--- design/flow/constraint.sdc ---
create_clock -name core_clock -period 4.56 [get_ports {clk}]
set_input_delay 0.9120 -clock core_clock [delete_from_list [all_inputs] [get_ports {clk}]]
set_output_delay 0.9120 -clock core_clock [all_outputs]
set_load 0.01 [all_outputs]
--- design/flow/run.sh ---
#!/bin/bash
# the make line also repeats each setting of config.mk as NAME=value (left out here)
make -C /OpenROAD-flow-scripts/flow DESIGN_CONFIG=/design/flow/config.mk WORK_HOME=/design/flow/orfs CLKGATE_MAP_FILE= finish
--- design/flow/config.mk ---
export PLATFORM = sky130hd
export DESIGN_NAME = TopLevelModule
export DESIGN_NICKNAME = TopLevelModule
export VERILOG_FILES = /design/flow/design.v
export SDC_FILE = /design/flow/constraint.sdc
export NUM_CORES = 4
export LEC_CHECK = 0
export ABC_AREA = 1
export CAP_MARGIN = 15
export CORE_MARGIN = 2
export CORE_UTILIZATION = 72
export CTS_CLUSTER_DIAMETER = 58
export CTS_CLUSTER_SIZE = 73
export PLACE_DENSITY = 0.66
export SETUP_SLACK_MARGIN = 1.21
export SLEW_MARGIN = 20
--- design/flow/design.v ---
module InputProcessor (
    input clk,               
    input [2:0] switches,    
    input confirm_key1,       
input confirm_key2,
    input reset_key,       
    output reg [2:0] column, 
    output reg confirm1,       
output reg confirm2,
    output reg reset        
);
    always @(posedge clk) begin
        column <= switches; 
    end
    always @(posedge clk) begin
        confirm1 <= !confirm_key1; 
	confirm2 <= !confirm_key2;
        reset <= !reset_key;      
    end
endmodule
module gameLogic(
    input clk,
    input reset,
    input [2:0] column,
    input player,
    input confirm_move,
    output reg [1:0] win,
    output reg [1:0] winner
);
    reg [83:0] grid;
    reg [83:0] grid_next;
    reg token_placed;
    reg confirm_prev;
    reg [1:0] win_next;
    wire [1:0] token = player ? 2'b01 : 2'b10;
    wire place = confirm_move && !confirm_prev;
    integer i, j;
function automatic [1:0] checkWin(input [83:0] g, input [1:0] playerToken);
    integer col, row, count, i;
begin
    checkWin = 2'b00;
    for (row = 0; row < 6; row = row + 1) begin
        count = 0;
        for (col = 0; col < 7; col = col + 1) begin
            if (g[(col*6+row)*2 +: 2] == playerToken) begin
                count = count + 1;
                if (count == 4) begin
                    checkWin = 2'b01;
                end
            end else count = 0;
        end
    end
    for (col = 0; col < 7; col = col + 1) begin
        count = 0;
        for (row = 0; row < 6; row = row + 1) begin
            if (g[(col*6+row)*2 +: 2] == playerToken) begin
                count = count + 1;
                if (count == 4) begin
                    checkWin = 2'b01;
                end
            end else count = 0;
        end
    end
    for (row = 0; row < 3; row = row + 1) begin
        for (col = 0; col < 4; col = col + 1) begin
            count = 0;
            for (i = 0; i < 4; i = i + 1) begin
                if (g[((col+i)*6+(row+i))*2 +: 2] == playerToken) begin
                    count = count + 1;
                    if (count == 4) begin
                        checkWin = 2'b01;
                    end
                end else count = 0;
            end
        end
    end
    for (row = 3; row < 6; row = row + 1) begin
        for (col = 0; col < 4; col = col + 1) begin
            count = 0;
            for (i = 0; i < 4; i = i + 1) begin
                if (g[((col+i)*6+(row-i))*2 +: 2] == playerToken) begin
                    count = count + 1;
                    if (count == 4) begin
                        checkWin = 2'b01;
                    end
                end else count = 0;
            end
        end
    end
end
endfunction
    always @* begin
        grid_next = grid;
        token_placed = 0;
        for (i = 0; i < 7; i = i + 1) begin
            if (column == i) begin
                for (j = 0; j < 6; j = j + 1) begin
                    if (!token_placed && grid[(i*6+j)*2 +: 2] == 2'b00) begin
                        grid_next[(i*6+j)*2 +: 2] = token;
                        token_placed = 1;
                    end
                end
            end
        end
        win_next = checkWin(grid_next, token);
    end
    always @(posedge clk) begin
        confirm_prev <= confirm_move;
    end
    always @(posedge clk or posedge reset) begin
        if (reset) begin
            grid <= 84'd0;
            win <= 2'b00;
            winner <= 2'b00;
        end else if (place && token_placed) begin
            grid <= grid_next;
            win <= win_next;
            winner <= win_next[0] ? token : 2'b00;
        end
    end
endmodule
module control(
    input clk,                 
    input reset,               
    input [2:0] column_select, 
    input confirm_move1,
    input confirm_move2,       
    output reg [1:0] current_player, 
    output reg game_over,      
	 output [1:0] winner
);
    parameter IDLE_STATE = 3'b000,
              PLAYER1_TURN = 3'b001,
              PLAYER2_TURN = 3'b010,
              CHECK_MOVE = 3'b011,
				  win_state = 3'b100;
    reg [2:0] state; 
wire confirm_move = (current_player==2'b01)?confirm_move1:confirm_move2;
    wire [1:0]win;
    gameLogic game_logic(
        .clk(clk),
        .reset(reset),
        .column(column_select),
        .player(current_player == 2'b01), 
        .confirm_move(confirm_move),
        .win(win),
		  .winner(winner)
    );
    always @(posedge clk or posedge reset) begin
        if (reset) begin
            state <= IDLE_STATE;
            current_player <= 2'b01;  
            game_over <= 0;
        end
        else begin
            case (state)
                IDLE_STATE: begin
                    if (confirm_move) begin
                        state <= CHECK_MOVE;
                    end
                end
                PLAYER1_TURN: begin
                    if (confirm_move) begin
                        state <= CHECK_MOVE;
                    end
                end
                PLAYER2_TURN: begin
                    if (confirm_move) begin
                        state <= CHECK_MOVE;
                    end
                end
                CHECK_MOVE: begin
                    if (win) begin
                        state <= win_state; 
                    end else begin
                        current_player <= (current_player == 2'b01) ? 2'b10 : 2'b01;
                        state <= (current_player == 2'b01) ? PLAYER1_TURN : PLAYER2_TURN;
                    end
                end
					 win_state: begin
					 game_over <= 1; 
					 end
                default: state <= IDLE_STATE;
            endcase
        end
    end
endmodule
module TopLevelModule(
    input clk,                    
    input [2:0] switches,        
    input confirm_key1,   
input confirm_key2,     
    input reset_key,            
    output [1:0] player_led,     
    output [1:0] winner_led           
);
    wire [2:0] column_select;
    wire confirm_move1;
wire confirm_move2;
    wire reset_game;
    wire [1:0] current_player;
    wire game_over;
    InputProcessor input_proc(
        .clk(clk),
        .switches(switches),
        .confirm_key1(confirm_key1),
        .confirm_key2(confirm_key2),
        .reset_key(reset_key),
        .column(column_select),
        .confirm1(confirm_move1),
.confirm2(confirm_move2),
        .reset(reset_game)
    );
    control control_unit(
        .clk(clk),
        .reset(reset_game),
        .column_select(column_select),
        .confirm_move1(confirm_move1),
        .confirm_move2(confirm_move2),
        .current_player(current_player),
        .game_over(game_over), .winner(winner_led)
    );
    assign player_led = current_player;
endmodule
==> results of run 1 <==
-- stage by stage --
stage	setup WS (ns)	setup TNS [ns]	utilization	hold WS (ns)
floorplan	0.5399	0	-	0.4276
global placement	0.04709	0	0.7875	0.2676
detailed placement	-0.06696	-0.1690	0.7875	0.2758
CTS	0.1126	0	0.9053	0.2840
-- timing repair --
item                                    4_1_cts
resized                                     129
endpoints found under the setup margin       86
pin swaps                                    30
hold endpoints to repair                      0
buffers inserted                             41
cloned                                        6
hold buffers                                  0
-- per-layer routing --
| layer | global-route usage | GRT overflow |
|---|---|---|
| met4 | 1.210 | 299 |
| met5 | 0.6143 | 4 |
| met1 | 0.9205 | 21 |
| met3 | 0.8311 | 40 |
| met2 | 1.457 | 1053 |
==> reports/metrics.cfg, run 1 <==
[synth]
mux_area_frac=0.005157
top_area_cell=dfrtp_1
syn_inst=1116
ys_chip_area_um2=7764
yosysUniqueCellTypes=57
synth_flops=100
ys_cells=1116
topCellsByArea=dfrtp_1 29%, inv_1 9.9%, nand2_1 9.1%, nor2_1 8.8%, ha_1 6.4%
syn_nets=1163
aoi_share=0.1668
ys_sh_simple=0.3144
logic_family=simple AND/OR/NAND/NOR gates
top_cells_by_count=204 x inv_1, 189 x nand2_1, 181 x nor2_1
ff_type=dfrtp_1
synthXorXnorAreaFrac=0.01128
avgSynthCellArea_um2=6.957
synthAdderAreaFrac=0.06446
synth_dominant_cell_count=inv_1
synth-edff-count=0
netlist_area_um2=7764
async_reset_ff_frac=0.9300
top_area_frac=0.2933
yosysSeqAreaShare=0.3181
ys_warn_count=3

[die]
initial_core_util=0.7453
fp.coreArea_um2=10420
num_io_pins=11
num_rows=37
die_y_um=107.8
dieArea_um2=11630
die_width_um=107.8

[status]
error=[ERROR GRT-0232] Routing congestion too high. Check the congestion heatmap in the GUI.
outcome=stopped before the end
haltStage=global routing

[global_route]
grtUsageTotal=1.088
grt_overflow_total=1417

[clock_tree]
clockRootBuffer=clkbuf_8
numCtsBuffers=9
cts_num_sinks=100
cts_buffer_depth=2
h-tree-depth=3

[placement]
place.gp.congestion=1.030
dp.cells=1272
placed_area_um2=8203
place.detailed.hpwl_um=15000
portBuffers=10

==> inputs of run 2 (changes only) <==
ABC_AREA = default   (was 1)
CAP_MARGIN = 20   (was 15)
CELL_PAD_IN_SITES_GLOBAL_PLACEMENT = 1   (was default)
CORE_ASPECT_RATIO = 1.47   (was default)
CORE_MARGIN = 9   (was 2)
CORE_UTILIZATION = 49   (was 72)
CTS_CLUSTER_DIAMETER = default   (was 58)
CTS_CLUSTER_SIZE = 29   (was 73)
HOLD_SLACK_MARGIN = 0.07   (was default)
MIN_ROUTING_LAYER = met1   (was default)
PLACE_DENSITY = default   (was 0.66)
PLACE_DENSITY_LB_ADDON = 0.12   (was default)
SETUP_SLACK_MARGIN = default   (was 1.21)
TNS_END_PERCENT = 60   (was default)
clock period = 4.76 ns   (was 4.56 ns; I/O delays follow)
==> reports/metrics.cfg, run 2 <==
[status]
outcome=finished clean

[timing]
drv_slew=0
fmax_mhz=217.4
finalHoldViolations=0
tightest_slew_ns=0.8088
fin_crit_ns=4.599
min_period_over_period=0.9662
slew_headroom=0.4590
setup_viol=0
fin_skew_ns=0.01094

[synth]
synth_flops=100  ; unchanged
top_area_cell=dfrtp_1
aoi_share=0.2969  ; +0.1301
ff_type=dfrtp_1
ys_warn_count=3  ; unchanged
synthXorXnorAreaFrac=0.01023  ; -0.001054
yosysSeqAreaShare=0.3205  ; +0.002324
netlist_area_um2=7707  ; -0.73%
ys_cells=881  ; -21%
syn_inst=881  ; -21%
logic_family=AND-OR/OR-AND gates
ys_sh_simple=0.2253  ; -0.08910
ys_chip_area_um2=7707  ; -0.73%
synth_dominant_cell_count=nor2_1
syn_nets=928  ; -20%
top_area_frac=0.2955  ; +0.002143
async_reset_ff_frac=0.9300  ; unchanged
avgSynthCellArea_um2=8.748  ; +26%
mux_area_frac=0.03442  ; +0.02926
topCellsByArea=dfrtp_1 30%, ha_1 6.5%, nor2_1 5.9%, a21o_1 3.6%, o31ai_1 3.6%
yosysUniqueCellTypes=90  ; +58%
synth-edff-count=0  ; unchanged
top_cells_by_count=122 x nor2_1, 91 x dfrtp_1, 56 x inv_1
synthAdderAreaFrac=0.06494  ; +0.0004709

[clock_tree]
h-tree-depth=3  ; unchanged
numCtsBuffers=9  ; unchanged
clk_pin_slew_worst_paths_ns=0.08
clockRootBuffer=clkbuf_16
clkLatencyLatePin_ns=0.37
cts_buffer_depth=2  ; unchanged
cts_tree=yes
cts_num_sinks=100  ; unchanged

[placement]
placed_area_um2=8362  ; +1.9%
place.gp.congestion=1.054  ; +2.4%
place.detailed.hpwl_um=20650  ; +38%
portBuffers=10  ; unchanged

[setup_path]
critical_path_class=flip-flop to flip-flop
r2r_setup_slack_ns=0.16
reg2reg_from=control_unit.current_player[0]
max_stage_delay_ns=0.58
cp.depth=16
worstPathMaxFanout=16
startpoint_type=flip-flop
required_ns=4.99
cp_cell_sequence=nor2b_4 -> buf_12 -> buf_4 -> buf_4 -> mux2_2 -> or2_2 -> nor2b_1 -> ha_1 -> and2_1 -> ha_1 -> a31o_2 -> a22oi_1 -> nand4_1 -> or4_4 -> nor4_4 -> a21oi_1
cp-startpoint=control_unit.current_player[0]
crit_arrival_ns=4.83
cp-end-kind=flip-flop
worst-r2r-cell-count=16
cp_num_buf_inv=3
r2r_end=control_unit.game_logic.win[0]
cp_top_family=simple AND/OR/NAND/NOR gates
endpoint=control_unit.game_logic.win[0]
cpMaxStageDelayCell=dfstp_2

[power]
p_sw_frac=0.4855
combPwrFrac=0.619
p_int_uw=2547
top_power_group=combinational cells
powerComb_uw=3060
clkPwrFrac=0.155
p_seq_frac=0.226
p_leak_uw=0.004190
ir_drop_mv=0.3683
switchingPower_uw=2403
pg_seq_uw=1120
p_clk_uw=769
powerDensity_nw_per_um2=557.6

[global_route]
grt_overflow_total=0
grt_start_max_net_pins=49
grt_pass1_wl_um=40140
grt_pass1_vias=7217
grtUsageTotal=0.2522
grt_antenna_before_repair=1

[die]
num_rows=55  ; +49%
num_io_pins=11  ; unchanged
die_width_um=121.4  ; +13%
fp.coreArea_um2=15410  ; +48%
dieArea_um2=20650  ; +78%
initial_core_util=0.5000  ; -0.2453
die_y_um=170.1  ; +58%

[routing]
vias_per_cell=6.610
first_pass_iters=6
diodes=0
route.detailed.drc=0
ant_nets=0
drt_wl_total_um=26220
num_vias=7535
drt_iter0_drc=717
wl_per_cell_um=23.00

[finish]
final_core_util=0.5759
logic_area_um2=5034
final_area_um2=8877
seqCellArea_um2=2474
syn2layout_area_growth_pct=15.18
nets=983
n_fill_cell=1410

[min_path]
hold_class=flip-flop to async pin

[job]
cap_viol_max_count=0
tool_warnings=28

run 2: stage by stage:
| step | TNS (ns) | power (uW) | instances | setup WS [ns] | hold slack, ns |
|---|---|---|---|---|---|
| 6_report | 0 | 4950 | 1140 | 0.1611 | 0.3221 |
| 5_1_grt | -0.01834 | 5263 | 1140 | -0.01834 | 0.4063 |
| 4_1_cts | 0 | 4797 | 1133 | 0.01966 | 0.3612 |
| 3_5_place_dp | -0.1666 | 4013 | 1117 | -0.06052 | 0.3541 |
| 3_3_place_gp | 0 | 3972 | 1117 | 0.07816 | 0.3257 |
| 2_1_floorplan | 0 | 2913 | 881 | 0.08680 | 0.4511 |
run 2: layer usage:
layer / routed length [um] / track usage / vias to the layer above
met1: 10430 / 0.3006 / 3725
li1: - / - / 3485
met2: 13000 / 0.4337 / 260
met5: 0 / 0 / -
met3: 1637 / 0.03979 / 65
met4: 1148 / 0.1126 / 0
run 2: repair_timing:
action	4_1_cts	5_1_grt
hold buffers	0	0
pin swaps	0	9
resized	2	28
endpoints found under the setup margin	3	3
setup buffers	0	6
cloned	0	1
run 2: cell type report:
| type | instances | area share |
|---|---|---|
| sequential | 100 | 0.2786 |
| clock inverter | 7 | 0.01029 |
| clock buffer | 9 | 0.02537 |
| multi-input combinational | 695 | 0.5670 |
| tap | 199 | 0.02805 |
| inverter | 56 | 0.02382 |
| timing repair buffer | 74 | 0.06681 |
==> inputs of run 3 (changes only) <==
CELL_PAD_IN_SITES_DETAIL_PLACEMENT = 0   (was default)
CELL_PAD_IN_SITES_GLOBAL_PLACEMENT = default   (was 1)
CORE_ASPECT_RATIO = 1.15   (was 1.47)
CORE_MARGIN = 2   (was 9)
CORE_UTILIZATION = 72   (was 49)
CTS_CLUSTER_SIZE = 31   (was 29)
GPL_ROUTABILITY_DRIVEN = 1   (was default)
GPL_TIMING_DRIVEN = 1   (was default)
HOLD_SLACK_MARGIN = default   (was 0.07)
MAX_ROUTING_LAYER = met5   (was default)
MIN_ROUTING_LAYER = default   (was met1)
PLACE_DENSITY_LB_ADDON = default   (was 0.12)
SLEW_MARGIN = 35   (was 20)
TNS_END_PERCENT = default   (was 60)
clock period = 4.06 ns   (was 4.76 ns; I/O delays follow)
==> reports/metrics.cfg, run 3 <==
[status]
outcome=stopped before the end
haltStage=global routing
error=[ERROR GRT-0232] Routing congestion too high. Check the congestion heatmap in the GUI.

[synth]
async_reset_ff_frac=0.9300  ; unchanged
synth-edff-count=0  ; unchanged
netlist_area_um2=7707  ; unchanged
syn_nets=928  ; unchanged
syn_inst=881  ; unchanged
yosysSeqAreaShare=0.3205  ; unchanged
mux_area_frac=0.03442  ; unchanged
ys_cells=881  ; unchanged
top_cells_by_count=122 x nor2_1, 91 x dfrtp_1, 56 x inv_1
synthXorXnorAreaFrac=0.01023  ; unchanged
ff_type=dfrtp_1
avgSynthCellArea_um2=8.748  ; unchanged
top_area_cell=dfrtp_1
synth_flops=100  ; unchanged
ys_sh_simple=0.2253  ; unchanged
synthAdderAreaFrac=0.06494  ; unchanged
ys_warn_count=3  ; unchanged
ys_chip_area_um2=7707  ; unchanged
logic_family=AND-OR/OR-AND gates
topCellsByArea=dfrtp_1 30%, ha_1 6.5%, nor2_1 5.9%, a21o_1 3.6%, o31ai_1 3.6%
yosysUniqueCellTypes=90  ; unchanged
aoi_share=0.2969  ; unchanged
synth_dominant_cell_count=nor2_1
top_area_frac=0.2955  ; unchanged

[global_route]
grt_overflow_total=6
grtUsageTotal=0.6668

[placement]
place.detailed.hpwl_um=19830  ; -4.0%
portBuffers=10  ; unchanged
place.gp.congestion=1.194  ; +13%

[clock_tree]
cts_hold_buf=0  ; unchanged
h-tree-depth=3  ; unchanged
cts_buffer_depth=2  ; unchanged
cts_num_sinks=100  ; unchanged
clockRootBuffer=clkbuf_16
numCtsBuffers=9  ; unchanged

[die]
num_io_pins=11  ; unchanged
die_width_um=100.5  ; -17%
die_y_um=115.0  ; -32%
initial_core_util=0.7368  ; +0.2368
dieArea_um2=11550  ; -44%
num_rows=40  ; -27%
fp.coreArea_um2=10460  ; -32%

run 3: metrics by stage:
stage	worst slack [ns]	TNS (ns)	cells	total power, uW	instance area (um^2)
floorplan	-0.2671	-0.8012	881	3478	7760
global placement	-0.2261	-0.6766	1124	4782	8869
detailed placement	-0.3837	-1.118	1124	4934	8869
CTS	-0.2785	-0.8285	1160	6211	9465
run 3: timing repair:
action | CTS
setup endpoints to repair | 3
pin swaps | 26
buffers inserted | 20
gates resized | 29
run 3: routing by layer:
metal,GRT overflow,GRT usage
met4,3,0.6073
met5,0,0.1795
met3,0,0.4365
met2,3,0.8671
met1,0,0.7097
==> inputs of run 4 (changes only) <==
CELL_PAD_IN_SITES_DETAIL_PLACEMENT = default   (was 0)
CORE_ASPECT_RATIO = default   (was 1.15)
CORE_UTILIZATION = 40   (was 72)
CTS_CLUSTER_SIZE = default   (was 31)
GPL_ROUTABILITY_DRIVEN = default   (was 1)
GPL_TIMING_DRIVEN = default   (was 1)
MAX_ROUTING_LAYER = default   (was met5)
SLEW_MARGIN = 20   (was 35)
clock period = 9.6 ns   (was 4.06 ns; I/O delays follow)
==> reports/metrics.cfg, run 4 <==
[setup_path]
reg2reg_from=control_unit.current_player[0]
worst-r2r-cell-count=18
cp_num_buf_inv=1
cp_cell_sequence=nor2b_4 -> buf_4 -> nand2_1 -> o311a_1 -> nor2_1 -> ha_1 -> and3_1 -> ha_1 -> and2_1 -> ha_1 -> and2_1 -> ha_1 -> a32oi_1 -> and4_1 -> nand4_1 -> or4_1 -> nor4_4 -> a21oi_1
cp_top_family=simple AND/OR/NAND/NOR gates
startpoint_type=flip-flop
critical_path_class=flip-flop to flip-flop
r2r_end=control_unit.game_logic.winner[0]
crit_arrival_ns=5.78
r2r_setup_slack_ns=4.03
cp.depth=18
cp-startpoint=control_unit.current_player[0]
cp_common_cell=ha_1
cpMaxStageDelayCell=nor2b_4
required_ns=9.81
endpoint=control_unit.game_logic.winner[0]
cp-end-kind=flip-flop
worstPathMaxFanout=25
max_stage_delay_ns=0.73

[placement]
place.detailed.hpwl_um=18590  ; -6.3%
portBuffers=10  ; unchanged
place.gp.congestion=1.002  ; -16%
dp.cells=1128  ; +0.36%

[die]
die_width_um=142.8  ; +42%
num_io_pins=11  ; unchanged
num_rows=50  ; +25%
die_y_um=142.8  ; +24%
initial_core_util=0.4093  ; -0.3275
fp.coreArea_um2=18830  ; +80%
dieArea_um2=20390  ; +77%

[timing]
fin_skew_ns=0.01332
min_period_over_period=0.5803
slew_headroom=0.2575
fmax_mhz=179.5
finalHoldViolations=0
tightest_slew_ns=1.099
fin_crit_ns=5.571
drv_slew=0
final.setup.tns_ns=0
rsz0062_at_grt=false
setup_viol=0

[finish]
nets=926
n_fill_cell=1865
finalNonFillerCells=1144
seqCellArea_um2=2470
syn2layout_area_growth_pct=8.750
logic_area_um2=4887

[global_route]
grt_pass1_wl_um=37860
grt_start_max_net_pins=58
grt_pass1_vias=6677
grtUsageTotal=0.2413
grt_antenna_before_repair=0
grt_overflow_total=0

[power]
p_seq_frac=0.249
p_leak_uw=0.003914
p_clk_uw=398
clkPwrFrac=0.178
ir_drop_mv=0.1565
powerComb_uw=1280
powerDensity_nw_per_um2=267.4
p_sw_frac=0.4869
combPwrFrac=0.573
p_int_uw=1150
pg_seq_uw=559
switchingPower_uw=1091
top_power_group=combinational cells

[routing]
route.detailed.drc=0
diodes=0
drt_iter0_drc=504
ant_nets=0
num_vias=7156
vias_per_cell=6.255
wl_per_cell_um=21.16
first_pass_iters=5
drt_wl_total_um=24210

[job]
tool_warnings=28
cap_viol_max_count=0

[status]
outcome=finished clean

[synth]
ff_type=dfrtp_1
synthAdderAreaFrac=0.06494  ; unchanged
top_area_frac=0.2955  ; unchanged
top_cells_by_count=122 x nor2_1, 91 x dfrtp_1, 56 x inv_1
yosysUniqueCellTypes=90  ; unchanged
async_reset_ff_frac=0.9300  ; unchanged
avgSynthCellArea_um2=8.748  ; unchanged
mux_area_frac=0.03442  ; unchanged
aoi_share=0.2969  ; unchanged
logic_family=AND-OR/OR-AND gates
ys_warn_count=3  ; unchanged
syn_inst=881  ; unchanged
topCellsByArea=dfrtp_1 30%, ha_1 6.5%, nor2_1 5.9%, a21o_1 3.6%, o31ai_1 3.6%
syn_nets=928  ; unchanged
netlist_area_um2=7707  ; unchanged
ys_chip_area_um2=7707  ; unchanged
ys_cells=881  ; unchanged
synth_dominant_cell_count=nor2_1
yosysSeqAreaShare=0.3205  ; unchanged
ys_sh_simple=0.2253  ; unchanged
top_area_cell=dfrtp_1
synth_flops=100  ; unchanged
synth-edff-count=0  ; unchanged
synthXorXnorAreaFrac=0.01023  ; unchanged

[clock_tree]
cts_buffer_depth=2  ; unchanged
clockRootBuffer=clkbuf_16
cts_num_sinks=100  ; unchanged
cts_hold_buf=0  ; unchanged
h-tree-depth=3  ; unchanged
clk_pin_slew_worst_paths_ns=0.08
clkLatencyLatePin_ns=0.36
post_cts_buffers=0  ; -100%
numCtsBuffers=9  ; unchanged
post_cts_resize_count=0  ; -100%
cts_tree=yes

[min_path]
hold_class=flip-flop to async pin

[run 4: through the flow]
stage                       util  hold WS (ns)  power (uW)  setup WS, ns  area, um^2
after floorplan                -        0.4511        1444         4.927        7707
after global placement    0.4276        0.2911        1819         4.283        8051
after detailed placement  0.4276        0.2945        1822         4.131        8051
after CTS                 0.4450        0.3037        2232         4.086        8379
after global routing      0.4451        0.3451        2388         3.781        8382
final                     0.4451        0.2657        2241         4.029        8382
[run 4: layer usage]
metal	GRT usage	wire length [um]	vias up
met5	0	0	-
met4	0.09693	952	0
met1	0.3276	11070	3499
met3	0.04326	1407	52
li1	-	-	3375
met2	0.3813	10780	230
[run 4: cell type report]
class / count / area share
clock inverter: 7 / 0.01224
sequential: 100 / 0.2947
tap: 260 / 0.03881
clock buffer: 9 / 0.02687
timing repair buffer: 18 / 0.01911
multi-input combinational: 694 / 0.5831
inverter: 56 / 0.02523
==> inputs of run 5 (changes only) <==
ABC_AREA = 1   (was default)
CORE_UTILIZATION = 68   (was 40)
clock period = 3.43 ns   (was 9.6 ns; I/O delays follow)
==> reports/metrics.cfg, run 5 <==
[synth]
avgSynthCellArea_um2=6.957  ; -20%
ys_warn_count=3  ; unchanged
syn_nets=1163  ; +25%
netlist_area_um2=7764  ; +0.73%
ys_cells=1116  ; +27%
topCellsByArea=dfrtp_1 29%, inv_1 9.9%, nand2_1 9.1%, nor2_1 8.8%, ha_1 6.4%
mux_area_frac=0.005157  ; -0.02926
ff_type=dfrtp_1
logic_family=simple AND/OR/NAND/NOR gates
top_area_frac=0.2933  ; -0.002143
yosysSeqAreaShare=0.3181  ; -0.002324
async_reset_ff_frac=0.9300  ; unchanged
synth-edff-count=0  ; unchanged
ys_sh_simple=0.3144  ; +0.08910
ys_chip_area_um2=7764  ; +0.73%
top_cells_by_count=204 x inv_1, 189 x nand2_1, 181 x nor2_1
synthXorXnorAreaFrac=0.01128  ; +0.001054
synth_flops=100  ; unchanged
synthAdderAreaFrac=0.06446  ; -0.0004709
syn_inst=1116  ; +27%
aoi_share=0.1668  ; -0.1301
yosysUniqueCellTypes=57  ; -37%
synth_dominant_cell_count=inv_1
top_area_cell=dfrtp_1

[die]
die_y_um=110.9  ; -22%
initial_core_util=0.6888  ; +0.2795
num_io_pins=11  ; unchanged
num_rows=39  ; -22%
dieArea_um2=12290  ; -40%
fp.coreArea_um2=11270  ; -40%
die_width_um=110.9  ; -22%

[clock_tree]
clockRootBuffer=clkbuf_16
cts_buffer_depth=2  ; unchanged
numCtsBuffers=9  ; unchanged
cts_hold_buf=0  ; unchanged
cts_num_sinks=100  ; unchanged
h-tree-depth=3  ; unchanged

[placement]
portBuffers=10  ; unchanged
place.gp.congestion=0.9999  ; -0.18%
placed_area_um2=9978  ; +24%
place.detailed.hpwl_um=19150  ; +3.0%

[global_route]
grt_overflow_total=61
grtUsageTotal=0.8103

[status]
haltStage=global routing
error=[ERROR GRT-0232] Routing congestion too high. Check the congestion heatmap in the GUI.
outcome=stopped before the end

==> run 5: timing repair <==
action                     in CTS
cloned                          4
pin swaps                      19
gates resized                  39
setup endpoints to repair      87
setup buffers                  31
==> run 5: metal layers <==
| layer | overflow | track usage |
|---|---|---|
| met1 | 2 | 0.8173 |
| met2 | 37 | 0.9616 |
| met3 | 1 | 0.6654 |
| met4 | 21 | 0.8317 |
| met5 | 0 | 0.1833 |
==> run 5: per-stage QoR <==
| stage | util | total power [uW] | cells | setup slack, ns |
|---|---|---|---|---|
| 4_1_cts | 0.9517 | 6678 | 1561 | -1.240 |
| 3_5_place_dp | 0.8852 | 5262 | 1511 | -1.234 |
| 3_3_place_gp | 0.8852 | 5130 | 1511 | -0.9711 |
| 2_1_floorplan | - | 3417 | 1116 | -0.5901 |
==> inputs of run 6 (changes only) <==
ABC_AREA = default   (was 1)
CAP_MARGIN = 15   (was 20)
CELL_PAD_IN_SITES_DETAIL_PLACEMENT = 1   (was default)
CORE_MARGIN = 3   (was 2)
CORE_UTILIZATION = 40   (was 68)
CTS_CLUSTER_DIAMETER = 272   (was default)
CTS_CLUSTER_SIZE = 19   (was default)
GPL_ROUTABILITY_DRIVEN = 0   (was default)
HOLD_SLACK_MARGIN = -0.04   (was default)
MAX_ROUTING_LAYER = met4   (was default)
MIN_ROUTING_LAYER = met2   (was default)
PLACE_DENSITY = 0.54   (was default)
SETUP_SLACK_MARGIN = 0.43   (was default)
SLEW_MARGIN = 40   (was 20)
clock period = 3.58 ns   (was 3.43 ns; I/O delays follow)
==> reports/metrics.cfg, run 6 <==
[synth]
top_area_frac=0.2955  ; +0.002143
synthXorXnorAreaFrac=0.01023  ; -0.001054
yosysSeqAreaShare=0.3205  ; +0.002324
top_cells_by_count=122 x nor2_1, 91 x dfrtp_1, 56 x inv_1
mux_area_frac=0.03442  ; +0.02926
logic_family=AND-OR/OR-AND gates
syn_inst=881  ; -21%
async_reset_ff_frac=0.9300  ; unchanged
aoi_share=0.2969  ; +0.1301
yosysUniqueCellTypes=90  ; +58%
topCellsByArea=dfrtp_1 30%, ha_1 6.5%, nor2_1 5.9%, a21o_1 3.6%, o31ai_1 3.6%
avgSynthCellArea_um2=8.748  ; +26%
synthAdderAreaFrac=0.06494  ; +0.0004709
ys_chip_area_um2=7707  ; -0.73%
synth_flops=100  ; unchanged
ff_type=dfrtp_1
synth-edff-count=0  ; unchanged
synth_dominant_cell_count=nor2_1
ys_sh_simple=0.2253  ; -0.08910
ys_cells=881  ; -21%
top_area_cell=dfrtp_1
netlist_area_um2=7707  ; -0.73%
ys_warn_count=3  ; unchanged
syn_nets=928  ; -20%

[clock_tree]
clockRootBuffer=clkbuf_16
cts_hold_buf=0  ; unchanged
numCtsBuffers=9  ; unchanged
cts_buffer_depth=2  ; unchanged
h-tree-depth=3  ; unchanged
cts_num_sinks=100  ; unchanged

[global_route]
grtUsageTotal=0.6032
grt_overflow_total=3

[placement]
dp.cells=1373  ; -9.1%
place_ws_ns=-1.057  ; +0.1770 ns
place.detailed.hpwl_um=25030  ; +31%
portBuffers=10  ; unchanged

[die]
initial_core_util=0.4093  ; -0.2795
num_io_pins=11  ; unchanged
dieArea_um2=20970  ; +71%
die_y_um=144.8  ; +31%
num_rows=50  ; +28%
die_width_um=144.8  ; +31%
fp.coreArea_um2=18830  ; +67%

[status]
error=[ERROR GRT-0116] Global routing finished with congestion. Check the congestion regions in the DRC Viewer.
outcome=stopped before the end
haltStage=global routing

## run 6: repair_timing
action / 4_1_cts
pin swaps: 35
endpoints found under the hold margin: 0
gates resized: 54
endpoints found under the setup margin: 38
cloned: 1
buffers inserted: 43
## run 6: per-stage QoR
step	cell area, um^2	power, uW	hold slack [ns]
4_1_cts	10870	8233	0.3515
2_1_floorplan	7760	3944	0.4511
3_3_place_gp	9942	6194	0.3120
3_5_place_dp	9947	6421	0.3431
## run 6: layer usage
layer,track usage,overflow
met5,-,-
met4,0.3652,0
met3,0.6855,3
met2,0.6600,0
met1,-,-
==> inputs of run 7 (changes only) <==
ABC_AREA = 1   (was default)
CAP_MARGIN = 20   (was 15)
CELL_PAD_IN_SITES_DETAIL_PLACEMENT = default   (was 1)
CORE_MARGIN = 2   (was 3)
CORE_UTILIZATION = 70   (was 40)
CTS_CLUSTER_DIAMETER = 319   (was 272)
CTS_CLUSTER_SIZE = 31   (was 19)
GPL_ROUTABILITY_DRIVEN = default   (was 0)
HOLD_SLACK_MARGIN = default   (was -0.04)
MAX_ROUTING_LAYER = default   (was met4)
MIN_ROUTING_LAYER = default   (was met2)
PLACE_DENSITY = 0.65   (was 0.54)
SETUP_SLACK_MARGIN = 1.23   (was 0.43)
SLEW_MARGIN = 20   (was 40)
clock period = 4.96 ns   (was 3.58 ns; I/O delays follow)
==> reports/metrics.cfg, run 7 <==
[status]
error=[ERROR GRT-0232] Routing congestion too high. Check the congestion heatmap in the GUI.
outcome=stopped before the end
haltStage=global routing

[clock_tree]
cts_num_sinks=100  ; unchanged
h-tree-depth=3  ; unchanged
cts_buffer_depth=2  ; unchanged
clockRootBuffer=clkbuf_8
numCtsBuffers=9  ; unchanged
cts_hold_buf=0  ; unchanged

[synth]
logic_family=simple AND/OR/NAND/NOR gates
top_cells_by_count=204 x inv_1, 189 x nand2_1, 181 x nor2_1
ys_sh_simple=0.3144  ; +0.08910
top_area_cell=dfrtp_1
avgSynthCellArea_um2=6.957  ; -20%
yosysSeqAreaShare=0.3181  ; -0.002324
syn_inst=1116  ; +27%
syn_nets=1163  ; +25%
ff_type=dfrtp_1
top_area_frac=0.2933  ; -0.002143
aoi_share=0.1668  ; -0.1301
async_reset_ff_frac=0.9300  ; unchanged
topCellsByArea=dfrtp_1 29%, inv_1 9.9%, nand2_1 9.1%, nor2_1 8.8%, ha_1 6.4%
synthAdderAreaFrac=0.06446  ; -0.0004709
netlist_area_um2=7764  ; +0.73%
ys_chip_area_um2=7764  ; +0.73%
synth-edff-count=0  ; unchanged
yosysUniqueCellTypes=57  ; -37%
synth_flops=100  ; unchanged
synthXorXnorAreaFrac=0.01128  ; +0.001054
synth_dominant_cell_count=inv_1
ys_cells=1116  ; +27%
mux_area_frac=0.005157  ; -0.02926
ys_warn_count=3  ; unchanged

[die]
initial_core_util=0.7162  ; +0.3069
die_y_um=109.3  ; -25%
num_io_pins=11  ; unchanged
dieArea_um2=11950  ; -43%
num_rows=38  ; -24%
die_width_um=109.3  ; -25%
fp.coreArea_um2=10840  ; -42%

[placement]
dp.cells=1253  ; -8.7%
place.detailed.hpwl_um=14660  ; -41%
place.gp.congestion=0.9964
portBuffers=10  ; unchanged

[global_route]
grtUsageTotal=0.7161
grt_overflow_total=7

run 7: metrics by stage:
step	hold WS, ns	util	setup WS, ns	instance area (um^2)
after CTS	0.2650	0.8779	0.5698	9517
after detailed placement	0.2563	0.7435	0.2671	8060
after global placement	0.2509	0.7435	0.3464	8060
after floorplan	0.4276	-	0.9399	7792
run 7: what timing repair did:
action                     in CTS
setup buffers                  78
cloned                         10
resized                        96
setup endpoints to repair      80
pin swaps                      28
run 7: per-layer routing:
metal | global-route usage | GRT overflow
met5 | 0.2232 | 0
met4 | 0.6365 | 3
met1 | 0.7332 | 0
met2 | 0.8935 | 4
met3 | 0.5702 | 0
==> inputs of run 8 (changes only) <==
ABC_AREA = default   (was 1)
CAP_MARGIN = 0   (was 20)
CORE_UTILIZATION = 72   (was 70)
CTS_CLUSTER_DIAMETER = 346   (was 319)
CTS_CLUSTER_SIZE = 95   (was 31)
PLACE_DENSITY = default   (was 0.65)
SETUP_SLACK_MARGIN = default   (was 1.23)
TNS_END_PERCENT = 5   (was default)
clock period = 8.22 ns   (was 4.96 ns; I/O delays follow)
==> reports/metrics.cfg, run 8 <==
[timing]
setup_viol=0
fin_crit_ns=5.392
min_period_over_period=0.6559
final.setup.tns_ns=0
drv_slew=0
worst_slack_ns=2.828
rsz0062_at_grt=false
fmax_mhz=185.5
fin_skew_ns=0.01641
finalHoldViolations=0
tightest_slew_ns=1.103
slew_headroom=0.2628

[finish]
nets=923
finalNonFillerCells=1017
syn2layout_area_growth_pct=4.448

[synth]
aoi_share=0.2969  ; +0.1301
top_area_cell=dfrtp_1
synth_dominant_cell_count=nor2_1
yosysSeqAreaShare=0.3205  ; +0.002324
syn_inst=881  ; -21%
async_reset_ff_frac=0.9300  ; unchanged
netlist_area_um2=7707  ; -0.73%
yosysUniqueCellTypes=90  ; +58%
ys_chip_area_um2=7707  ; -0.73%
top_area_frac=0.2955  ; +0.002143
ff_type=dfrtp_1
synth-edff-count=0  ; unchanged
synthXorXnorAreaFrac=0.01023  ; -0.001054
syn_nets=928  ; -20%
mux_area_frac=0.03442  ; +0.02926
synth_flops=100  ; unchanged
topCellsByArea=dfrtp_1 30%, ha_1 6.5%, nor2_1 5.9%, a21o_1 3.6%, o31ai_1 3.6%
avgSynthCellArea_um2=8.748  ; +26%
synthAdderAreaFrac=0.06494  ; +0.0004709
top_cells_by_count=122 x nor2_1, 91 x dfrtp_1, 56 x inv_1
ys_cells=881  ; -21%
logic_family=AND-OR/OR-AND gates
ys_warn_count=3  ; unchanged
ys_sh_simple=0.2253  ; -0.08910

[setup_path]
r2r_end=control_unit.game_logic.winner[0]
startpoint_type=flip-flop
cp-end-kind=flip-flop
critical_path_class=flip-flop to flip-flop
cp_common_cell=ha_1
cp.depth=17
worstPathMaxFanout=14
reg2reg_from=input_proc.column[0]
endpoint=control_unit.game_logic.winner[0]
cp-startpoint=input_proc.column[0]
crit_arrival_ns=5.65
cp_cell_sequence=or3b_1 -> o311ai_1 -> nand2_1 -> o21ai_2 -> inv_1 -> ha_1 -> and3_1 -> ha_1 -> and3_1 -> ha_1 -> inv_1 -> a22o_1 -> a311oi_1 -> a2111oi_2 -> a211o_1 -> nor4_4 -> a21oi_1
worst-r2r-cell-count=17
cpMaxStageDelayCell=dfxtp_1
required_ns=8.48
max_stage_delay_ns=0.70
r2r_setup_slack_ns=2.83
cp_top_family=AND-OR/OR-AND gates
cp_num_buf_inv=2

[die]
die_y_um=107.5  ; -1.7%
num_rows=37  ; -2.6%
die_width_um=107.5  ; -1.7%
num_io_pins=11  ; unchanged
fp.coreArea_um2=10370  ; -4.3%
initial_core_util=0.7432  ; +0.02706
dieArea_um2=11550  ; -3.4%

[routing]
wl_per_cell_um=23.32
ant_nets=0
route.detailed.drc=0
first_pass_iters=7
drt_iter0_drc=1069
vias_per_cell=7.577
num_vias=7706
diodes=0
drt_wl_total_um=23720

[min_path]
hold_class=flip-flop to async pin

[clock_tree]
numCtsBuffers=9  ; unchanged
h-tree-depth=3  ; unchanged
cts_num_sinks=100  ; unchanged
cts_tree=yes
post_cts_resize_count=0  ; -100%
post_cts_buffers=0  ; -100%
cts_hold_buf=0  ; unchanged
clockRootBuffer=clkbuf_8
cts_buffer_depth=2  ; unchanged
clkLatencyLatePin_ns=0.38
clk_pin_slew_worst_paths_ns=0.10

[placement]
place.detailed.hpwl_um=17880  ; +22%
place.gp.congestion=1.090  ; +9.4%
dp.cells=1001  ; -20%
place_ws_ns=3.055  ; +2.788 ns
portBuffers=10  ; unchanged

[job]
tool_warnings=30
cap_viol_max_count=0

[power]
clkPwrFrac=0.118
p_clk_uw=296
top_power_group=combinational cells
switchingPower_uw=1297
powerDensity_nw_per_um2=310.6
p_int_uw=1204
pg_seq_uw=658
p_leak_uw=0.003828
ir_drop_mv=0.2245
combPwrFrac=0.618
p_seq_frac=0.263
p_sw_frac=0.5187
powerComb_uw=1550

[global_route]
grt_pass1_vias=7266
grt_start_max_net_pins=67
grtUsageTotal=0.4199
grt_overflow_total=0
grt_antenna_before_repair=0
grt_pass1_wl_um=37470

[status]
outcome=finished clean

[run 8: layout make-up]
class	instances	area [um^2]
Clock buffer	10	127.6
Timing Repair Buffer	15	137.6
Multi-Input combinational cell	694	4886
Clock inverter	6	47.55
Fill cell	706	2320
Inverter	56	211.5
Tap cell	136	170.2
Sequential cell	100	2470
[run 8: routing by layer]
layer | GRT usage | up-vias | wire (um)
met2 | 0.6388 | 606 | 10230
met5 | 0 | - | 0
li1 | - | 3368 | -
met1 | 0.5486 | 3581 | 8945
met4 | 0.2234 | 0 | 1408
met3 | 0.1114 | 151 | 3132
[run 8: metrics by stage]
step	total power (uW)	util	instance area [um^2]	hold WS, ns
4_1_cts	2420	0.7763	8050	0.2151
2_1_floorplan	1687	-	7707	0.4511
6_report	2500	0.7763	8050	0.2061
3_5_place_dp	2123	0.7594	7875	0.2090
5_1_grt	2624	0.7763	8050	0.2642
3_3_place_gp	2061	0.7594	7875	0.1939
==> inputs of run 9 (changes only) <==
ABC_AREA = 1   (was default)
CAP_MARGIN = 20   (was 0)
CORE_UTILIZATION = 62   (was 72)
CTS_CLUSTER_DIAMETER = default   (was 346)
CTS_CLUSTER_SIZE = default   (was 95)
PLACE_DENSITY_LB_ADDON = 0.0   (was default)
TNS_END_PERCENT = default   (was 5)
clock period = 3.41 ns   (was 8.22 ns; I/O delays follow)
==> reports/metrics.cfg, run 9 <==
[clock_tree]
cts_buffer_depth=2  ; unchanged
numCtsBuffers=9  ; unchanged
cts_num_sinks=100  ; unchanged
h-tree-depth=3  ; unchanged
cts_hold_buf=0  ; unchanged
clockRootBuffer=clkbuf_16

[synth]
top_area_cell=dfrtp_1
ys_warn_count=3  ; unchanged
ff_type=dfrtp_1
topCellsByArea=dfrtp_1 29%, inv_1 9.9%, nand2_1 9.1%, nor2_1 8.8%, ha_1 6.4%
logic_family=simple AND/OR/NAND/NOR gates
top_cells_by_count=204 x inv_1, 189 x nand2_1, 181 x nor2_1
synth_flops=100  ; unchanged
netlist_area_um2=7764  ; +0.73%
synthAdderAreaFrac=0.06446  ; -0.0004709
yosysSeqAreaShare=0.3181  ; -0.002324
yosysUniqueCellTypes=57  ; -37%
async_reset_ff_frac=0.9300  ; unchanged
aoi_share=0.1668  ; -0.1301
syn_inst=1116  ; +27%
synth_dominant_cell_count=inv_1
avgSynthCellArea_um2=6.957  ; -20%
synthXorXnorAreaFrac=0.01128  ; +0.001054
ys_sh_simple=0.3144  ; +0.08910
ys_chip_area_um2=7764  ; +0.73%
mux_area_frac=0.005157  ; -0.02926
synth-edff-count=0  ; unchanged
ys_cells=1116  ; +27%
syn_nets=1163  ; +25%
top_area_frac=0.2933  ; -0.002143

[die]
num_rows=40  ; +8.1%
initial_core_util=0.6410  ; -0.1022
die_width_um=115.9  ; +7.8%
dieArea_um2=13430  ; +16%
num_io_pins=11  ; unchanged
die_y_um=115.9  ; +7.8%
fp.coreArea_um2=12110  ; +17%

[global_route]
grtUsageTotal=0.8838
grt_overflow_total=279

[placement]
place.gp.congestion=0.9926  ; -8.9%
portBuffers=10  ; unchanged
place_ws_ns=-1.170  ; -4.225 ns
placed_area_um2=9945  ; +26%
place.detailed.hpwl_um=17800  ; -0.47%

[status]
error=[ERROR GRT-0232] Routing congestion too high. Check the congestion heatmap in the GUI.
haltStage=global routing
outcome=stopped before the end

run 9: per-stage QoR:
step	total power, uW	std cells	util	TNS (ns)
2_1_floorplan	3437	1116	-	-1.825
3_3_place_gp	5175	1529	0.8211	-30.69
3_5_place_dp	5262	1529	0.8211	-42.36
4_1_cts	6770	1577	0.8950	-41.43
run 9: metal layers:
metal / GRT usage / overflow
met1: 0.8521 / 7
met2: 1.033 / 164
met3: 0.7510 / 6
met4: 0.9643 / 100
met5: 0.3815 / 2
run 9: what timing repair did:
item	4_1_cts
setup buffers	27
cloned	5
resized	59
hold endpoints to repair	0
pin swaps	22
endpoints found under the setup margin	87
==> inputs of run 10 (changes only) <==
CORE_UTILIZATION = 70   (was 62)
CTS_CLUSTER_DIAMETER = 351   (was default)
CTS_CLUSTER_SIZE = 31   (was default)
PLACE_DENSITY_LB_ADDON = default   (was 0.0)
clock period = 3.9 ns   (was 3.41 ns; I/O delays follow)
==> reports/metrics.cfg, run 10 <==
[global_route]
grt_overflow_total=3
grtUsageTotal=0.7314

[synth]
mux_area_frac=0.005157  ; unchanged
synth-edff-count=0  ; unchanged
top_area_cell=dfrtp_1
topCellsByArea=dfrtp_1 29%, inv_1 9.9%, nand2_1 9.1%, nor2_1 8.8%, ha_1 6.4%
yosysUniqueCellTypes=57  ; unchanged
aoi_share=0.1668  ; unchanged
yosysSeqAreaShare=0.3181  ; unchanged
ys_sh_simple=0.3144  ; unchanged
syn_nets=1163  ; unchanged
ys_cells=1116  ; unchanged
logic_family=simple AND/OR/NAND/NOR gates
netlist_area_um2=7764  ; unchanged
async_reset_ff_frac=0.9300  ; unchanged
synth_flops=100  ; unchanged
avgSynthCellArea_um2=6.957  ; unchanged
ff_type=dfrtp_1
syn_inst=1116  ; unchanged
synth_dominant_cell_count=inv_1
top_cells_by_count=204 x inv_1, 189 x nand2_1, 181 x nor2_1
synthAdderAreaFrac=0.06446  ; unchanged
ys_chip_area_um2=7764  ; unchanged
top_area_frac=0.2933  ; unchanged
ys_warn_count=3  ; unchanged
synthXorXnorAreaFrac=0.01128  ; unchanged

[clock_tree]
cts_buffer_depth=2  ; unchanged
clockRootBuffer=clkbuf_8
cts_hold_buf=0  ; unchanged
cts_num_sinks=100  ; unchanged
h-tree-depth=3  ; unchanged
numCtsBuffers=9  ; unchanged

[placement]
portBuffers=10  ; unchanged
placed_area_um2=9494  ; -4.5%
place_ws_ns=-0.6113  ; +0.5584 ns
place.gp.congestion=1.037  ; +4.4%
place.detailed.hpwl_um=17970  ; +0.95%

[status]
error=[ERROR GRT-0116] Global routing finished with congestion. Check the congestion regions in the DRC Viewer.
haltStage=global routing
outcome=stopped before the end

[die]
die_width_um=109.3  ; -5.7%
num_rows=38  ; -5.0%
num_io_pins=11  ; unchanged
initial_core_util=0.7162  ; +0.07517
dieArea_um2=11950  ; -11%
fp.coreArea_um2=10840  ; -10%
die_y_um=109.3  ; -5.7%

run 10: layer usage:
| metal | GRT usage | overflow |
|---|---|---|
| met5 | 0.2946 | 0 |
| met3 | 0.5874 | 0 |
| met4 | 0.6962 | 1 |
| met2 | 0.8971 | 2 |
| met1 | 0.7339 | 0 |
run 10: timing repair:
item | in CTS
resized | 56
pin swaps | 13
buffers inserted | 37
gates cloned | 5
setup endpoints to repair | 81
run 10: per-stage QoR:
stage / util / total power (uW) / std cells / TNS, ns
after CTS: 0.9572 / 5494 / 1501 / -7.086
after detailed placement: 0.8758 / 4462 / 1444 / -2.589
after global placement: 0.8758 / 4360 / 1444 / -1.289
after floorplan: - / 3005 / 1116 / -0.3552
==> inputs of run 11 (changes only) <==
ABC_AREA = default   (was 1)
CAP_MARGIN = 0   (was 20)
CORE_UTILIZATION = 72   (was 70)
CTS_CLUSTER_DIAMETER = 346   (was 351)
CTS_CLUSTER_SIZE = 95   (was 31)
SETUP_SLACK_MARGIN = -0.89   (was default)
clock period = 9.88 ns   (was 3.9 ns; I/O delays follow)
==> reports/metrics.cfg, run 11 <==
[status]
outcome=finished clean

[synth]
logic_family=AND-OR/OR-AND gates
netlist_area_um2=7707  ; -0.73%
synth_dominant_cell_count=nor2_1
synth-edff-count=0  ; unchanged
syn_inst=881  ; -21%
synthAdderAreaFrac=0.06494  ; +0.0004709
top_area_cell=dfrtp_1
syn_nets=928  ; -20%
async_reset_ff_frac=0.9300  ; unchanged
yosysUniqueCellTypes=90  ; +58%
topCellsByArea=dfrtp_1 30%, ha_1 6.5%, nor2_1 5.9%, a21o_1 3.6%, o31ai_1 3.6%
avgSynthCellArea_um2=8.748  ; +26%
ys_sh_simple=0.2253  ; -0.08910
mux_area_frac=0.03442  ; +0.02926
top_area_frac=0.2955  ; +0.002143
synthXorXnorAreaFrac=0.01023  ; -0.001054
ys_warn_count=3  ; unchanged
synth_flops=100  ; unchanged
ys_cells=881  ; -21%
top_cells_by_count=122 x nor2_1, 91 x dfrtp_1, 56 x inv_1
ff_type=dfrtp_1
yosysSeqAreaShare=0.3205  ; +0.002324
ys_chip_area_um2=7707  ; -0.73%
aoi_share=0.2969  ; +0.1301

[power]
p_int_uw=1005
powerComb_uw=1280
combPwrFrac=0.609
top_power_group=combinational cells
powerDensity_nw_per_um2=261.5
switchingPower_uw=1105
ir_drop_mv=0.1630
pg_seq_uw=554
power_uw=2110
p_seq_frac=0.263
p_clk_uw=272
p_sw_frac=0.5237
p_leak_uw=0.003834
clkPwrFrac=0.129

[setup_path]
r2r_setup_slack_ns=4.55
cp_num_buf_inv=0
cp_cell_sequence=nand2b_1 -> a221oi_2 -> nor2_1 -> ha_1 -> and2_1 -> ha_1 -> nor2b_1 -> a31o_2 -> a221oi_2 -> nor2b_1 -> xnor2_1 -> o2111ai_1 -> or4_1 -> nor4_4 -> a21oi_1
reg2reg_from=control_unit.current_player[0]
required_ns=10.17
startpoint_type=flip-flop
critical_path_class=flip-flop to flip-flop
cp-startpoint=control_unit.current_player[0]
cp.depth=15
worstPathMaxFanout=12
crit_arrival_ns=5.62
cp-end-kind=flip-flop
cpMaxStageDelayCell=a221oi_2
cp_top_family=simple AND/OR/NAND/NOR gates
r2r_end=control_unit.game_logic.win[0]
worst-r2r-cell-count=15
max_stage_delay_ns=0.77
endpoint=control_unit.game_logic.win[0]

[routing]
wl_per_cell_um=23.86
drt_wl_total_um=24240
num_vias=7775
diodes=0
vias_per_cell=7.653
first_pass_iters=6
route.detailed.drc=0
ant_nets=0
drt_iter0_drc=1173

[die]
die_y_um=107.5  ; -1.7%
fp.coreArea_um2=10370  ; -4.3%
die_width_um=107.5  ; -1.7%
num_rows=37  ; -2.6%
initial_core_util=0.7432  ; +0.02706
num_io_pins=11  ; unchanged
dieArea_um2=11550  ; -3.4%

[global_route]
grt_pass1_wl_um=38690
grt_overflow_total=0
grt_start_max_net_pins=71
grtUsageMet1=0.5796
grtUsageTotal=0.4369
grt_pass1_vias=7269
grtUsageMet3=0.1283
grt_antenna_before_repair=1
use_met2=0.6483
grt-busiest-layer=met2

[finish]
finalNonFillerCells=1016
n_fill_cell=712
syn2layout_area_growth_pct=4.692
nets=922

[timing]
drv_slew=0
fin_crit_ns=5.331
tightest_slew_ns=1.147
slew_headroom=0.2332
fin_skew_ns=0.02433
final.setup.tns_ns=0
finalHoldViolations=0
min_period_over_period=0.5396
fmax_mhz=187.6
rsz0062_at_grt=false
setup_viol=0

[clock_tree]
post_cts_resize_count=0  ; -100%
clk_pin_slew_worst_paths_ns=0.13
clockRootBuffer=clkbuf_8
cts_hold_buf=0  ; unchanged
clkLatencyLatePin_ns=0.41
numCtsBuffers=9  ; unchanged
h-tree-depth=3  ; unchanged
cts_buffer_depth=2  ; unchanged
post_cts_buffers=0  ; -100%
cts_tree=yes
cts_num_sinks=100  ; unchanged

[placement]
portBuffers=10  ; unchanged
place.detailed.hpwl_um=18120  ; +0.86%
place.gp.congestion=1.144  ; +10%
dp.cells=1000  ; -31%

[min_path]
hold_class=flip-flop to async pin

[job]
cap_viol_max_count=0
tool_warnings=30

[run 11: per-layer routing]
layer	routed length [um]	vias to the layer above
met5	11	-
met4	1359	2
met3	3104	143
met2	10500	623
met1	9259	3641
li1	-	3366
[run 11: per-stage QoR]
step | utilization | cell area [um^2] | worst slack, ns | hold slack [ns]
floorplan | - | 7707 | 5.207 | 0.4511
global placement | 0.7587 | 7868 | 4.829 | 0.1763
detailed placement | 0.7587 | 7868 | 4.728 | 0.1864
CTS | 0.7781 | 8069 | 4.731 | 0.1888
global route | 0.7781 | 8069 | 4.392 | 0.2341
finish | 0.7781 | 8069 | 4.549 | 0.1628
[run 11: final cells by class]
class,instances,area (um^2),area share
multi-input cells,694,4886,0.6055
clock buffers,9,123.9,0.01535
well taps,136,170.2,0.02109
flip-flops and latches,100,2470,0.3061
inverters,56,211.5,0.02621
repair buffers,14,130.1,0.01613
clock inverters,7,77.57,0.009614
==> inputs of run 12 (changes only) <==
ABC_AREA = 1   (was default)
CAP_MARGIN = 20   (was 0)
CTS_CLUSTER_DIAMETER = 340   (was 346)
CTS_CLUSTER_SIZE = 73   (was 95)
PLACE_DENSITY = 0.66   (was default)
SETUP_SLACK_MARGIN = default   (was -0.89)
TNS_END_PERCENT = 5   (was default)
clock period = 3.91 ns   (was 9.88 ns; I/O delays follow)
==> reports/metrics.cfg, run 12 <==
[synth]
top_cells_by_count=204 x inv_1, 189 x nand2_1, 181 x nor2_1
async_reset_ff_frac=0.9300  ; unchanged
top_area_cell=dfrtp_1
synth_flops=100  ; unchanged
synthXorXnorAreaFrac=0.01128  ; +0.001054
yosysUniqueCellTypes=57  ; -37%
syn_inst=1116  ; +27%
avgSynthCellArea_um2=6.957  ; -20%
ys_sh_simple=0.3144  ; +0.08910
ys_cells=1116  ; +27%
aoi_share=0.1668  ; -0.1301
ys_warn_count=3  ; unchanged
mux_area_frac=0.005157  ; -0.02926
yosysSeqAreaShare=0.3181  ; -0.002324
synth-edff-count=0  ; unchanged
synth_dominant_cell_count=inv_1
top_area_frac=0.2933  ; -0.002143
syn_nets=1163  ; +25%
ff_type=dfrtp_1
synthAdderAreaFrac=0.06446  ; -0.0004709
topCellsByArea=dfrtp_1 29%, inv_1 9.9%, nand2_1 9.1%, nor2_1 8.8%, ha_1 6.4%
logic_family=simple AND/OR/NAND/NOR gates
ys_chip_area_um2=7764  ; +0.73%
netlist_area_um2=7764  ; +0.73%

[placement]
place.gp.congestion=1.036  ; -9.4%
portBuffers=10  ; unchanged
place.detailed.hpwl_um=20330  ; +12%

[die]
die_y_um=107.8  ; +0.35%
initial_core_util=0.7453  ; +0.002102
dieArea_um2=11630  ; +0.70%
die_width_um=107.8  ; +0.35%
num_rows=37  ; unchanged
num_io_pins=11  ; unchanged
fp.coreArea_um2=10420  ; +0.45%

[status]
haltStage=clock tree synthesis
outcome=stopped before the end
error=[ERROR DPL-0033] detailed placement checks failed during check placement.

[run 12: metrics by stage]
step                      worst slack, ns  std cells  utilization  hold slack (ns)  area [um^2]
after floorplan                   -0.1663       1116            -           0.4276         7776
after global placement            -0.3251       1443       0.9117           0.4008         9497
after detailed placement          -0.5988       1443       0.9117           0.4149         9497
==> inputs of run 13 (changes only) <==
ABC_AREA = default   (was 1)
CAP_MARGIN = 5   (was 20)
CELL_PAD_IN_SITES_DETAIL_PLACEMENT = 0   (was default)
CORE_ASPECT_RATIO = 1.15   (was default)
CTS_CLUSTER_DIAMETER = 359   (was 340)
CTS_CLUSTER_SIZE = 32   (was 73)
GPL_ROUTABILITY_DRIVEN = 1   (was default)
GPL_TIMING_DRIVEN = 1   (was default)
MAX_ROUTING_LAYER = met5   (was default)
SETUP_SLACK_MARGIN = 1.07   (was default)
SLEW_MARGIN = 35   (was 20)
TNS_END_PERCENT = default   (was 5)
clock period = 4.28 ns   (was 3.91 ns; I/O delays follow)
==> reports/metrics.cfg, run 13 <==
[synth]
ys_warn_count=3  ; unchanged
topCellsByArea=dfrtp_1 30%, ha_1 6.5%, nor2_1 5.9%, a21o_1 3.6%, o31ai_1 3.6%
top_area_cell=dfrtp_1
synthAdderAreaFrac=0.06494  ; +0.0004709
avgSynthCellArea_um2=8.748  ; +26%
yosysUniqueCellTypes=90  ; +58%
synthXorXnorAreaFrac=0.01023  ; -0.001054
top_cells_by_count=122 x nor2_1, 91 x dfrtp_1, 56 x inv_1
ff_type=dfrtp_1
mux_area_frac=0.03442  ; +0.02926
async_reset_ff_frac=0.9300  ; unchanged
top_area_frac=0.2955  ; +0.002143
synth_dominant_cell_count=nor2_1
ys_cells=881  ; -21%
ys_sh_simple=0.2253  ; -0.08910
synth_flops=100  ; unchanged
synth-edff-count=0  ; unchanged
netlist_area_um2=7707  ; -0.73%
yosysSeqAreaShare=0.3205  ; +0.002324
aoi_share=0.2969  ; +0.1301
ys_chip_area_um2=7707  ; -0.73%
syn_inst=881  ; -21%
logic_family=AND-OR/OR-AND gates
syn_nets=928  ; -20%

[die]
initial_core_util=0.7368  ; -0.008503
num_rows=40  ; +8.1%
num_io_pins=11  ; unchanged
dieArea_um2=11550  ; -0.68%
fp.coreArea_um2=10460  ; +0.42%
die_width_um=100.5  ; -6.8%
die_y_um=115.0  ; +6.6%

[setup_path]
reg2reg_from=input_proc.column[2]
cp_num_buf_inv=0
required_ns=4.52
r2r_setup_slack_ns=-0.31
worstPathMaxFanout=6
critical_path_class=flip-flop to flip-flop
cpMaxStageDelayCell=a21boi_1
cp_top_family=AND-OR/OR-AND gates
r2r_end=control_unit.game_logic.win[0]
worst-r2r-cell-count=15
crit_arrival_ns=4.83
max_stage_delay_ns=0.55
endpoint=control_unit.game_logic.win[0]
cp_cell_sequence=or3b_4 -> or3_1 -> a21boi_1 -> a21oi_4 -> ha_1 -> and3_1 -> ha_1 -> and3_1 -> ha_4 -> a31o_4 -> o221ai_2 -> a21oi_1 -> a211o_1 -> nor4_4 -> a21oi_1
cp.depth=15
cp-end-kind=flip-flop
startpoint_type=flip-flop
cp-startpoint=input_proc.column[2]

[clock_tree]
h-tree-depth=3
clockRootBuffer=clkbuf_16
clk_pin_slew_worst_paths_ns=0.08
clkLatencyLatePin_ns=0.38
cts_tree=yes
cts_hold_buf=0
cts_num_sinks=100
cts_buffer_depth=2
numCtsBuffers=9

[global_route]
grt_pass1_vias=8157
grt_overflow_total=0
grt_start_max_net_pins=55
grt_antenna_before_repair=0
grtUsageTotal=0.4951
grt_pass1_wl_um=43370

[timing]
worst_slack_ns=-0.3146
whs_ns=0.3274
min_period_over_period=1.074
finalHoldViolations=0
setup_viol=3
tightest_slew_ns=1.044
fmax_mhz=217.6
fin_skew_ns=0.01150
slew_headroom=0.2990
drv_slew=0
fin_crit_ns=4.595
rsz0062_at_grt=true

[power]
p_int_uw=3248
p_seq_frac=0.196
switchingPower_uw=3147
p_leak_uw=0.004449
ir_drop_mv=0.4445
combPwrFrac=0.660
clkPwrFrac=0.144
powerComb_uw=4220
powerDensity_nw_per_um2=682.2
p_sw_frac=0.4921
top_power_group=combinational cells
p_clk_uw=921
pg_seq_uw=1250
power_uw=6395

[min_path]
hold_class=flip-flop to async pin

[status]
violations=negative setup slack
outcome=finished with violations

[routing]
vias_per_cell=8.158
route.detailed.drc=0
num_vias=9080
ant_nets=0
drt_wl_total_um=31810
wl_per_cell_um=28.58
drt_iter0_drc=2058
first_pass_iters=17
diodes=0

[job]
tool_warnings=34
cap_viol_max_count=0

[placement]
place.detailed.hpwl_um=19420  ; -4.5%
portBuffers=10  ; unchanged
place.gp.congestion=1.210  ; +17%

[finish]
final_core_util=0.8962
syn2layout_area_growth_pct=21.62
nets=1029
n_fill_cell=505

[run 13: per-stage QoR]
step	cells	setup slack (ns)	instance area, um^2	setup TNS, ns
2_1_floorplan	881	-0.04708	7760	-0.1412
6_report	1113	-0.3146	9374	-0.9315
3_3_place_gp	1078	0.03637	8523	0
3_5_place_dp	1078	-0.1591	8523	-0.4494
4_1_cts	1102	-0.04920	9086	-0.1304
5_1_grt	1113	-0.3585	9374	-1.031
[run 13: repair_timing]
action | 4_1_cts | 5_1_grt
buffers inserted | 8 | 11
pin swaps | 19 | 23
gates resized | 35 | 39
endpoints found under the setup margin | 13 | 34
[run 13: routing by layer]
layer	up-vias	track usage	wire [um]
li1	3575	-	-
met3	438	0.1745	4904
met5	-	0	43
met2	931	0.7512	13110
met4	2	0.3963	3802
met1	4134	0.5645	9945
[run 13: final cells by class]
| class | instances | area [um^2] | share of cell area |
|---|---|---|---|
| clock buffer | 10 | 239.0 | 0.02549 |
| timing repair buffer | 121 | 955.9 | 0.1020 |
| multi-input combinational | 694 | 5241 | 0.5591 |
| tap | 126 | 157.7 | 0.01682 |
| sequential | 100 | 2479 | 0.2644 |
| clock inverter | 6 | 86.33 | 0.009210 |
| inverter | 56 | 215.2 | 0.02296 |
==> inputs of run 14 (changes only) <==
ABC_AREA = 1   (was default)
CAP_MARGIN = 20   (was 5)
CELL_PAD_IN_SITES_GLOBAL_PLACEMENT = 3   (was default)
CORE_ASPECT_RATIO = 1.04   (was 1.15)
CORE_UTILIZATION = 60   (was 72)
CTS_CLUSTER_DIAMETER = 75   (was 359)
CTS_CLUSTER_SIZE = 84   (was 32)
GPL_ROUTABILITY_DRIVEN = 0   (was 1)
GPL_TIMING_DRIVEN = 0   (was 1)
PLACE_DENSITY = default   (was 0.66)
PLACE_DENSITY_LB_ADDON = 0.26   (was default)
SETUP_SLACK_MARGIN = default   (was 1.07)
SLEW_MARGIN = 15   (was 35)
clock period = 3.88 ns   (was 4.28 ns; I/O delays follow)
==> reports/metrics.cfg, run 14 <==
[status]
error=[ERROR FLW-0024] Place density exceeds 1.0 (current PLACE_DENSITY_LB_ADDON =  0.26). Please check if the value of  PLACE_DENSITY_LB_ADDON is between 0 and 0.99.
haltStage=global placement without I/O
outcome=stopped before the end

[synth]
logic_family=simple AND/OR/NAND/NOR gates
top_cells_by_count=204 x inv_1, 189 x nand2_1, 181 x nor2_1
topCellsByArea=dfrtp_1 29%, inv_1 9.9%, nand2_1 9.1%, nor2_1 8.8%, ha_1 6.4%
top_area_frac=0.2933  ; -0.002143
syn_nets=1163  ; +25%
synth_flops=100  ; unchanged
synthXorXnorAreaFrac=0.01128  ; +0.001054
top_area_cell=dfrtp_1
mux_area_frac=0.005157  ; -0.02926
avgSynthCellArea_um2=6.957  ; -20%
synth-edff-count=0  ; unchanged
ys_chip_area_um2=7764  ; +0.73%
synth_dominant_cell_count=inv_1
syn_inst=1116  ; +27%
async_reset_ff_frac=0.9300  ; unchanged
synthAdderAreaFrac=0.06446  ; -0.0004709
aoi_share=0.1668  ; -0.1301
ys_cells=1116  ; +27%
yosysUniqueCellTypes=57  ; -37%
yosysSeqAreaShare=0.3181  ; -0.002324
ys_sh_simple=0.3144  ; +0.08910
ys_warn_count=3  ; unchanged
ff_type=dfrtp_1
netlist_area_um2=7764  ; +0.73%

[die]
num_rows=42  ; +5.0%
die_width_um=115.5  ; +15%
die_y_um=120.0  ; +4.4%
dieArea_um2=13870  ; +20%
fp.coreArea_um2=12660  ; +21%
initial_core_util=0.6130  ; -0.1238

No activity file was given, so power comes from the tool's default toggle rates.
